Setup of job 3850:
// myCPU
module myCPU (
    input  wire         cpu_rst,
    input  wire         cpu_clk,
    output wire [13:0]  inst_addr,
    input  wire [31:0]  inst,
    output wire [31:0]  Bus_addr,
    input  wire [31:0]  Bus_rdata,
    output wire         Bus_wen,
    output wire [31:0]  Bus_wdata
);
Settings: LEC_CHECK=0, CAP_MARGIN=20, CELL_PAD_IN_SITES_DETAIL_PLACEMENT=0, CELL_PAD_IN_SITES_GLOBAL_PLACEMENT=0, CORE_ASPECT_RATIO=0.5, CORE_MARGIN=2, CORE_UTILIZATION=70, CTS_CLUSTER_DIAMETER=350, CTS_CLUSTER_SIZE=57, GPL_ROUTABILITY_DRIVEN=1, PLACE_DENSITY_LB_ADDON=0.0, SETUP_SLACK_MARGIN=1.08, SLEW_MARGIN=20; clock period 6.85 ns.
run.sh (not shown) runs the stock make flow with config.mk's settings and CLKGATE_MAP_FILE=.
3_5_place_dp: job 3850 exited with error
Inputs modified between job 3850 and job 1738:
Settings: an added ABC_AREA of 1; a change of PLACE_DENSITY_LB_ADDON from 0.0 to 0.11; a change of CTS_CLUSTER_DIAMETER from 350 to 73; a change of CORE_ASPECT_RATIO from 0.5 to 0.92; a change of CTS_CLUSTER_SIZE from 57 to 72; a change of CELL_PAD_IN_SITES_GLOBAL_PLACEMENT from 0 to 3; a change of CORE_MARGIN from 2 to 7; a change of the clock period (ns, I/O delays scaled along) from 6.85 to 3.83.
No final results exist for job 1738, since it was stopped by error FLW-0024 during 3_1_place_gp_skip_io.
Job 1738 against job 3850: post-synthesis area per instance moved down, floorplan core area moved up.
Relative to job 3850, the area enclosed by the die boundary measured on job 1738 has increased by a little under 10%.
Delta (job 1738 minus job 3850): standard-cell row count increased 33, synthesized cell count increased 71%, area after synthesis increased 3.7%.
The following lists how job 5279 was set up differently from job 1738:
Settings: SETUP_SLACK_MARGIN: 1.08 -> -0.35; CORE_MARGIN: 7 -> 2; GPL_ROUTABILITY_DRIVEN: 1 -> unset; CELL_PAD_IN_SITES_GLOBAL_PLACEMENT: 3 -> unset; CTS_CLUSTER_SIZE: 72 -> 57; HOLD_SLACK_MARGIN: unset -> 0.29; CAP_MARGIN: 20 -> 5; CORE_ASPECT_RATIO: 0.92 -> unset; CELL_PAD_IN_SITES_DETAIL_PLACEMENT: 0 -> unset; CTS_CLUSTER_DIAMETER: 73 -> unset; ABC_AREA: 1 -> unset; PLACE_DENSITY_LB_ADDON: 0.11 -> unset; the clock period (ns, I/O delays scaled along): 3.83 -> 5.77.
Notes after the runs:
Job 5279: it failed during 5_1_grt, and the tool reported GRT-0116.
The floorplan die width in job 5279 is 0.917 times that in job 1738.
Between job 1738 and job 5279, gate count after technology mapping decreased.
In job 5279 the and-or/or-and share of the synthesized area turned out 15 points lower than in job 1738.
The vertical die dimension of job 5279 falls short of that of job 1738 by about 0.6%.
Going from job 1738 to job 5279, post-synthesis instance area lower; core utilization at floorplan flat; die footprint went down about 9%; synthesized-area fraction occupied by xor and xnor cells rose by 0.60 points; chip area from the yosys synthesis statistics now sits lower.
Inputs modified between job 5279 and job 8755:
Settings: an added CTS_CLUSTER_DIAMETER of 375; an added CORE_ASPECT_RATIO of 0.93; a change of CORE_UTILIZATION from 70 to 51; a deleted SETUP_SLACK_MARGIN that had been -0.35; an added PLACE_DENSITY_LB_ADDON of 0.2; an added CELL_PAD_IN_SITES_GLOBAL_PLACEMENT of 3; a deleted HOLD_SLACK_MARGIN that had been 0.29; a deleted CTS_CLUSTER_SIZE that had been 57; a change of CAP_MARGIN from 5 to 35; a change of the clock period (ns, I/O delays scaled along) from 5.77 to 11.0.
### Flow results
Job 8755: PASS, flow complete, no timing, DRC or antenna violations
Area after synthesis: job 8755 vs job 5279 — no meaningful difference
Die size: job 8755 exceeds job 5279
Changes observed in job 8755 relative to job 5279: number of resized instances in the post-cts repair step dropped 263; area share of fa/ha/maj cells after synthesis barely changed.
Input-level comparison between job 8104 and job 8755:
Settings: SETUP_SLACK_MARGIN newly set to 1.76; CELL_PAD_IN_SITES_GLOBAL_PLACEMENT removed (was 3); PLACE_DENSITY_LB_ADDON removed (was 0.2); CORE_UTILIZATION changed from 51 to 64; CORE_ASPECT_RATIO removed (was 0.93); CAP_MARGIN changed from 35 to 20; CTS_CLUSTER_DIAMETER removed (was 375); the clock period (ns, I/O delays scaled along) changed from 11.0 to 6.06.
## What came out
- Comparing number of global-route vias before repair for job 8755 and job 8104, the bigger number came from job 8104.
- Side by side, post-route minimum period turned out lower in job 8104 than in job 8755.
- [job 8104] flow finished | final checks: failed | reasons: setup timing
- The setup slack of job 8104 is smaller than that of job 8755.
- Tally of non-filler cells in the final layout was lower in job 8104 than in job 8755.
- [job 8104] number of non-clock buffers in the layout rose 377 relative to job 8755
- The switching portion of total power number comes out lower for job 8755 vs job 8104.
Edits applied to the flow inputs when going from job 8104 to job 7967:
Settings: an added CORE_ASPECT_RATIO of 0.63; a change of CORE_UTILIZATION from 64 to 40; an added MAX_ROUTING_LAYER of met4; an added CTS_CLUSTER_SIZE of 56; an added GPL_TIMING_DRIVEN of 0; an added TNS_END_PERCENT of 95; a deleted SETUP_SLACK_MARGIN that had been 1.76; a change of CAP_MARGIN from 20 to 5; a change of the clock period (ns, I/O delays scaled along) from 6.06 to 8.5.
Results
Job 7967 -> stages 100% | layout checks FAIL | setup timing. Compared with job 8104, job 7967 shows a lower total power. Per the comparison of job 7967 with job 8104, flip-flop and latch share of the layout cell area moved up, largest stage delay on the critical path moved up, die area moved up, combinational fraction of design power moved down, number of cells in the finished layout apart from fillers moved up. Relative to job 8104, number of iterations in the first detailed-routing pass has gone down in job 7967. Diff job 8104 -> job 7967: data arrival at the endpoint of the critical path climbed 1.72 ns; final critical-path share of the clock period dropped 12 points.

Setup of build 89:
Starting RTL as in the previous note.
## myCPU
module myCPU (
    input  wire         cpu_rst,
    input  wire         cpu_clk,
    output wire [13:0]  inst_addr,
    input  wire [31:0]  inst,
    output wire [31:0]  Bus_addr,
    input  wire [31:0]  Bus_rdata,
    output wire         Bus_wen,
    output wire [31:0]  Bus_wdata
);
wire[31:0] pc;
wire[31:0] npc;
wire[31:0] pc4;
wire[31:0] ID_inst;
wire[31:0] ID_pc4;
wire[1:0] npc_op;
wire rf_we;
wire[1:0] rf_wsel;
wire[2:0] sext_op;
wire alub_sel;
wire dram_we;
wire[3:0] alu_op;
wire[1:0] rf_re;
wire[31:0] ext;
wire[31:0] rD1;
wire[31:0] rD2;
wire[31:0] wD;
wire[1:0] EX_npc_op;
wire EX_ram_we;
wire[3:0] EX_alu_op;
wire EX_alub_sel;
wire EX_rf_we;
wire[1:0] EX_rf_wsel;
wire[4:0] EX_wR;
wire[31:0] EX_pc4;
wire[31:0] EX_rD1;
wire[31:0] EX_rD2;
wire[31:0] EX_ext;
wire[31:0] alu_c;
wire alu_f;
wire MEM_ram_we;
wire MEM_rf_we;
wire[1:0] MEM_rf_wsel;
wire[4:0] MEM_wR;
wire[31:0] MEM_pc4;
wire[31:0] MEM_alu_c;
wire[31:0] MEM_rD2;
wire[31:0] MEM_ext;
wire[31:0] rd;
wire WB_rf_we;
wire[1:0] WB_rf_wsel;
wire[4:0] WB_wR;
wire[31:0] WB_pc4;
wire[31:0] WB_alu_c;
  ...
Settings: LEC_CHECK=0, CAP_MARGIN=20, CORE_MARGIN=2, CORE_UTILIZATION=72, GPL_ROUTABILITY_DRIVEN=1, MIN_ROUTING_LAYER=met2, PLACE_DENSITY=0.58, SETUP_SLACK_MARGIN=1.17, SLEW_MARGIN=40, TNS_END_PERCENT=45; clock period 5.12 ns.
Build 89: it failed with a tool error in global routing, so there are no final results.
[inputs] build 63 vs build 89
Settings: clearing PLACE_DENSITY, which used to be 0.58; putting CELL_PAD_IN_SITES_DETAIL_PLACEMENT at 0 where nothing was set; putting CELL_PAD_IN_SITES_GLOBAL_PLACEMENT at 0 where nothing was set; putting PLACE_DENSITY_LB_ADDON at 0.04 where nothing was set; clearing TNS_END_PERCENT, which used to be 45; swapping 40 for 20 in SLEW_MARGIN; swapping 72 for 60 in CORE_UTILIZATION; putting CORE_ASPECT_RATIO at 0.91 where nothing was set; putting CTS_CLUSTER_DIAMETER at 73 where nothing was set; swapping 1.17 for 1.08 in SETUP_SLACK_MARGIN; clearing MIN_ROUTING_LAYER, which used to be met2; swapping 5.12 for 6.85 in the clock period (ns, I/O delays scaled along).
==> results <==
As far as count of boundary I/O pins goes, build 89 and build 63 are indistinguishable; the numbers are identical. Taking build 89 as the reference, in build 63 core region area moved up, die outline area moved up, number of cells after detailed placement level, half-perimeter wire length after detailed placement moved down, fraction of the core area occupied by cells at floorplan moved down. Complete run, failing final checks: build 63, reason negative setup slack. Build 63: floorplan row count 4.1% above build 89.
--- input diff build 63..build 27 ---
Settings: CELL_PAD_IN_SITES_GLOBAL_PLACEMENT removed (was 0); CELL_PAD_IN_SITES_DETAIL_PLACEMENT removed (was 0); PLACE_DENSITY_LB_ADDON removed (was 0.04); GPL_ROUTABILITY_DRIVEN removed (was 1); CTS_CLUSTER_DIAMETER removed (was 73); SETUP_SLACK_MARGIN removed (was 1.08); CTS_CLUSTER_SIZE newly set to 98; CORE_ASPECT_RATIO removed (was 0.91); the clock period (ns, I/O delays scaled along) changed from 6.85 to 4.88.
--- outcome ---
Proportion of power drawn by combinational gates: build 27 vs build 63 up 2.8 points
Each of build 27 and build 63 falls short of a clean finish.
Build 27 vs. build 63: final worst clock skew picked up an extra 3.3 ps; cell-internal power increased by about 46% relative to the old numbers; met3 usage down 1.5 points.
Build 63 has a lower power drawn by the sequential cells than build 27.
Looking at worst-margin pin slew, build 27 sits 38 ps higher than build 63 does.
Taking build 63 as the reference point, the maximum single-stage delay on the critical path of build 27 rises by 40 ps.
Reported for build 27 and build 63, per-instance average area after synthesis turned out identical to the last digit.
The number of global-route vias before repair of build 27 exceeds that of build 63 by about 3%.
Route | build 27 vs build 63 | wire longer in build 27
For build 15, these inputs were changed with respect to build 27:
Settings: clearing CTS_CLUSTER_SIZE, which used to be 98; swapping 60 for 40 in CORE_UTILIZATION; swapping 4.88 for 8.31 in the clock period (ns, I/O delays scaled along).
Notes after the runs:
Build 15 reports a lower utilization than build 27 does. Looking at fmax, build 15 sits about 15% lower than build 27 does. Finished, but not clean: build 27, with negative setup slack. Build 15 closes out successfully: all stages finished, all timing, DRC and antenna checks passed. Taking build 27 as the reference, in build 15 area after detailed placement shows a reduction of 3.9%; synthesis-to-finish area growth shows a reduction of 7.2 points; top-level port count shows no meaningful change. Switching share of power essentially unchanged between build 15 and build 27. Build 15 ended up with sky130_fd_sc_hd__or4_1 as its critical-path cell with the highest stage delay; build 27 ended up with sky130_fd_sc_hd__or4_4.

== build 29 ==
Starting RTL as in the previous note.
==> flow/design.v (excerpt) <==
module myCPU (
    input  wire         cpu_rst,
    input  wire         cpu_clk,
    output wire [13:0]  inst_addr,
    input  wire [31:0]  inst,
    output wire [31:0]  Bus_addr,
    input  wire [31:0]  Bus_rdata,
    output wire         Bus_wen,
    output wire [31:0]  Bus_wdata
);
wire[31:0] pc;
wire[31:0] npc;
wire[31:0] pc4;
wire[31:0] ID_inst;
wire[31:0] ID_pc4;
wire[1:0] npc_op;
wire rf_we;
wire[1:0] rf_wsel;
wire[2:0] sext_op;
wire alub_sel;
wire dram_we;
wire[3:0] alu_op;
wire[1:0] rf_re;
wire[31:0] ext;
wire[31:0] rD1;
wire[31:0] rD2;
wire[31:0] wD;
wire[1:0] EX_npc_op;
wire EX_ram_we;
wire[3:0] EX_alu_op;
wire EX_alub_sel;
wire EX_rf_we;
wire[1:0] EX_rf_wsel;
wire[4:0] EX_wR;
wire[31:0] EX_pc4;
wire[31:0] EX_rD1;
wire[31:0] EX_rD2;
wire[31:0] EX_ext;
wire[31:0] alu_c;
wire alu_f;
wire MEM_ram_we;
wire MEM_rf_we;
wire[1:0] MEM_rf_wsel;
wire[4:0] MEM_wR;
wire[31:0] MEM_pc4;
wire[31:0] MEM_alu_c;
wire[31:0] MEM_rD2;
wire[31:0] MEM_ext;
wire[31:0] rd;
wire WB_rf_we;
wire[1:0] WB_rf_wsel;
wire[4:0] WB_wR;
wire[31:0] WB_pc4;
wire[31:0] WB_alu_c;
wire[31:0] WB_rd;
wire[31:0] WB_ext;
wire[31:0] new_rD1;
wire[31:0] new_rD2;
wire data_hazard;
wire control_hazard;
pc PC(
  .rst(cpu_rst),
  .clk(cpu_clk),
  .din(npc),
  .data_hazard(data_hazard),
  .control_hazard(control_hazard),
  .pc(pc)
);
npc NPC(
  .op(EX_npc_op),
  .br(alu_f),
  .offset(EX_ext),
  .rs_imm(alu_c),
  .pc(pc),
  .pc4(pc4),
  .npc(npc)
);
assign inst_addr = pc[15:2];
IF_ID U_IF_ID(
  .clk(cpu_clk),
  .rst(cpu_rst),
  .IF_inst(inst),
  .IF_pc4(pc4),
  .data_hazard(data_hazard),
  .control_hazard(control_hazard),   
  .ID_inst(ID_inst),
  .ID_pc4(ID_pc4)
);
control CU(
  .inst(ID_inst),
  .npc_op(npc_op),
  .rf_we(rf_we),
  .rf_wsel(rf_wsel),
  .sext_op(sext_op),
  .alub_sel(alub_sel),
  .dram_we(dram_we),
  .alu_op(alu_op),
  .rf_re(rf_re)
);
sext SEXT(
  .din(ID_inst),
  .op(sext_op),
  .ext(ext)
);
RF U_RF(
  .clk(cpu_clk),
  .rR1(ID_inst[19:15]),
  .rR2(ID_inst[24:20]),
  .wR(WB_wR),
  .we(WB_rf_we),
  .rf_wsel(WB_rf_wsel),
  .pc4(WB_pc4),  
  .ext(WB_ext),  
  .alu_c(WB_alu_c),  
  .rd(WB_rd),   
  .rD1(rD1),
  .rD2(rD2),
  .wD(wD)  
);
ID_EX U_ID_EX(
  .clk(cpu_clk),
  .rst(cpu_rst),
  .ID_npc_op(npc_op),
  .ID_ram_we(dram_we),
  .ID_alu_op(alu_op),
  .ID_alub_sel(alub_sel),
  .ID_rf_we(rf_we),
  .ID_rf_wsel(rf_wsel),
  .ID_wR(ID_inst[11:7]),
  ...
Settings: LEC_CHECK=0, ABC_AREA=1, CAP_MARGIN=20, CORE_ASPECT_RATIO=0.71, CORE_MARGIN=2, CORE_UTILIZATION=40, CTS_CLUSTER_DIAMETER=283, CTS_CLUSTER_SIZE=97, GPL_ROUTABILITY_DRIVEN=0, MIN_ROUTING_LAYER=met2, SLEW_MARGIN=20; clock period 8.5 ns.
Build 29: GRT-0116 in global routing -> run aborted
## Diff of input files: build 80 against build 29
- clearing CTS_CLUSTER_DIAMETER, which used to be 283
- clearing ABC_AREA, which used to be 1
- clearing GPL_ROUTABILITY_DRIVEN, which used to be 0
- swapping 97 for 41 in CTS_CLUSTER_SIZE
- swapping 40 for 70 in CORE_UTILIZATION
- clearing MIN_ROUTING_LAYER, which used to be met2
- clearing CORE_ASPECT_RATIO, which used to be 0.71
- swapping 8.5 for 6.28 in the clock period (ns, I/O delays scaled along)
Findings:
- Measured against build 29, the cell total in the yosys stat output of build 80 comes out at 0.59 times the reference value.
- The count of distinct cell types in the synthesized netlist in build 29 is 0.72 times that in build 80.
- Taking build 29 as the reference point, the area reported by Yosys stat of build 80 falls by 3.6%.
- Build 29 → build 80: core utilization before placement rose 30 points, instance tally after logic synthesis lost 3,950.
- Of the runs build 80 and build 29, none of them finished clean.
- As the logs show, build 29 stopped at global routing after a tool error, so it never reached the end of the flow.
- NOTE die outline height build 29->build 80 decreased by more than 10%
- The sequential share of the synthesized area of build 80 is higher than that of build 29.
- Die area is higher on build 29
- [compare] base=build 29 new=build 80: summed instance area of the synthesized netlist went down 0.0030 mm2; post-synthesis share of cell area spent on full adders, half adders and majority gates shows no meaningful change.
For build 40, these inputs were changed with respect to build 80:
- ABC_AREA now 1, previously not set
- CTS_CLUSTER_SIZE now 100, was 41
- CORE_UTILIZATION now 68, was 70
- SETUP_SLACK_MARGIN now 1.13, previously not set
- TNS_END_PERCENT now 20, previously not set
- the clock period (ns, I/O delays scaled along) now 4.96, was 6.28
Notes after the runs:
Build 40 completed end to end; final checks failed (negative setup slack).
Measured against build 40, the post-cts sizing count of build 80 comes out at 3.7 times the reference value.
Area of the placeable core of build 40 exceeds that of build 80 by a little under 10%.
Build 40 vs build 80: vertical die dimension up by a few percent
Comparing build 40 with build 80, the number of synthesized register bits came out essentially unchanged.
For the multiplexer share of the synthesized area, build 40 came in 24 points lower than build 80 did.
Of build 80 and build 40, the run reporting the lower xor/xnor cell area share of the yosys netlist was build 40.
The area fraction in and, or, nand and nor cells of build 40 exceeds that of build 80 by 7.1 points.
Per the comparison of build 40 with build 80, cell row count shows an increase of 5; HPWL after detailed placement shows an increase of 1.6%; initial standard-cell utilization of the core shows a reduction of 2.5 points.
--- input diff build 40..build 1 ---
- SETUP_SLACK_MARGIN no longer set, was 1.13
- ABC_AREA no longer set, was 1
- CORE_UTILIZATION now 40, was 68
- CTS_CLUSTER_SIZE no longer set, was 100
- TNS_END_PERCENT no longer set, was 20
- the clock period (ns, I/O delays scaled along) now 8.52, was 4.96
Notes after the runs:
STATUS run=build 40 STAGES=ALL_DONE FINAL_CHECKS=FAILED CAUSE=negative setup slack
Build 1 finished end to end and its layout was clean on timing, DRC and antenna.
For the first-pass GRT wire length, build 1 came in about 23% lower than build 40 did.
Changes observed in build 1 relative to build 40: number of vias per cell fell by about 16%, area after synthesis fell by about 3.6%, power fell by 42%.
[compare] base=build 40 new=build 1: share of power burned in registers increased 0.9 points.
Comparing build 40 and build 1, the higher global router's overall resource usage is on build 40.
Via count went down by more than a quarter going from build 40 to build 1.
Summary of build 1 over build 40: minimum clock period after layout rose by 2.90 ns, inverter count of the layout excluding clock inverters now smaller.
The inputs of build 72 differ from those of build 1 as listed below.
- CORE_UTILIZATION changed from 40 to 72
- CTS_CLUSTER_DIAMETER newly set to 364
- PLACE_DENSITY_LB_ADDON newly set to 0.01
- SLEW_MARGIN changed from 20 to 40
- CTS_CLUSTER_SIZE newly set to 14
- ABC_AREA newly set to 0
- SETUP_SLACK_MARGIN newly set to 1.41
- the clock period (ns, I/O delays scaled along) changed from 8.52 to 4.78
Results
- For build 72, the flow was terminated by a tool error in global routing and produced no final design.
- Placed instance area in build 72 vs build 1: up 0.0030 mm2
- Build 1 has lower fraction of the core area occupied by cells at floorplan than build 72.
- When build 72 is measured against build 1, its CTS buffer count turns out 42 lower.
- Overall die area ended up 44% lower on build 72 than on build 1.
- Re count of library flops with an enable pin: no difference whatsoever between build 1 and build 72.
- Taking build 1 as the reference, in build 72 post-cts resize count picked up an extra 194, detailed-placement wirelength estimate increased about 16%, horizontal extent of the die has decreased.
- The die extent in y of build 72 falls short of that of build 1 by 110 um.
- Cmp build 72 vs build 1: core outline area lower in build 72
Input changes introduced in build 11 (baseline for comparison: build 72):
- CELL_PAD_IN_SITES_GLOBAL_PLACEMENT: unset -> 0
- GPL_ROUTABILITY_DRIVEN: unset -> 1
- ABC_AREA: 0 -> unset
- CELL_PAD_IN_SITES_DETAIL_PLACEMENT: unset -> 0
- CORE_ASPECT_RATIO: unset -> 0.91
- CTS_CLUSTER_DIAMETER: 364 -> 239
- SETUP_SLACK_MARGIN: 1.41 -> -0.26
- SLEW_MARGIN: 40 -> 20
- CORE_UTILIZATION: 72 -> 70
- the clock period (ns, I/O delays scaled along): 4.78 -> 6.17
[summary]
Per the comparison of build 11 with build 72, cell count after synthesis held steady, placeable core region higher, number of standard-cell rows in the floorplan lower, number of cells in the design after placement moved down.
Width of the chip, build 11 and build 72: smaller value in build 72
Build 11 terminated abnormally: global routing reported GRT-0232.
Power and IR drop assume default switching activity.
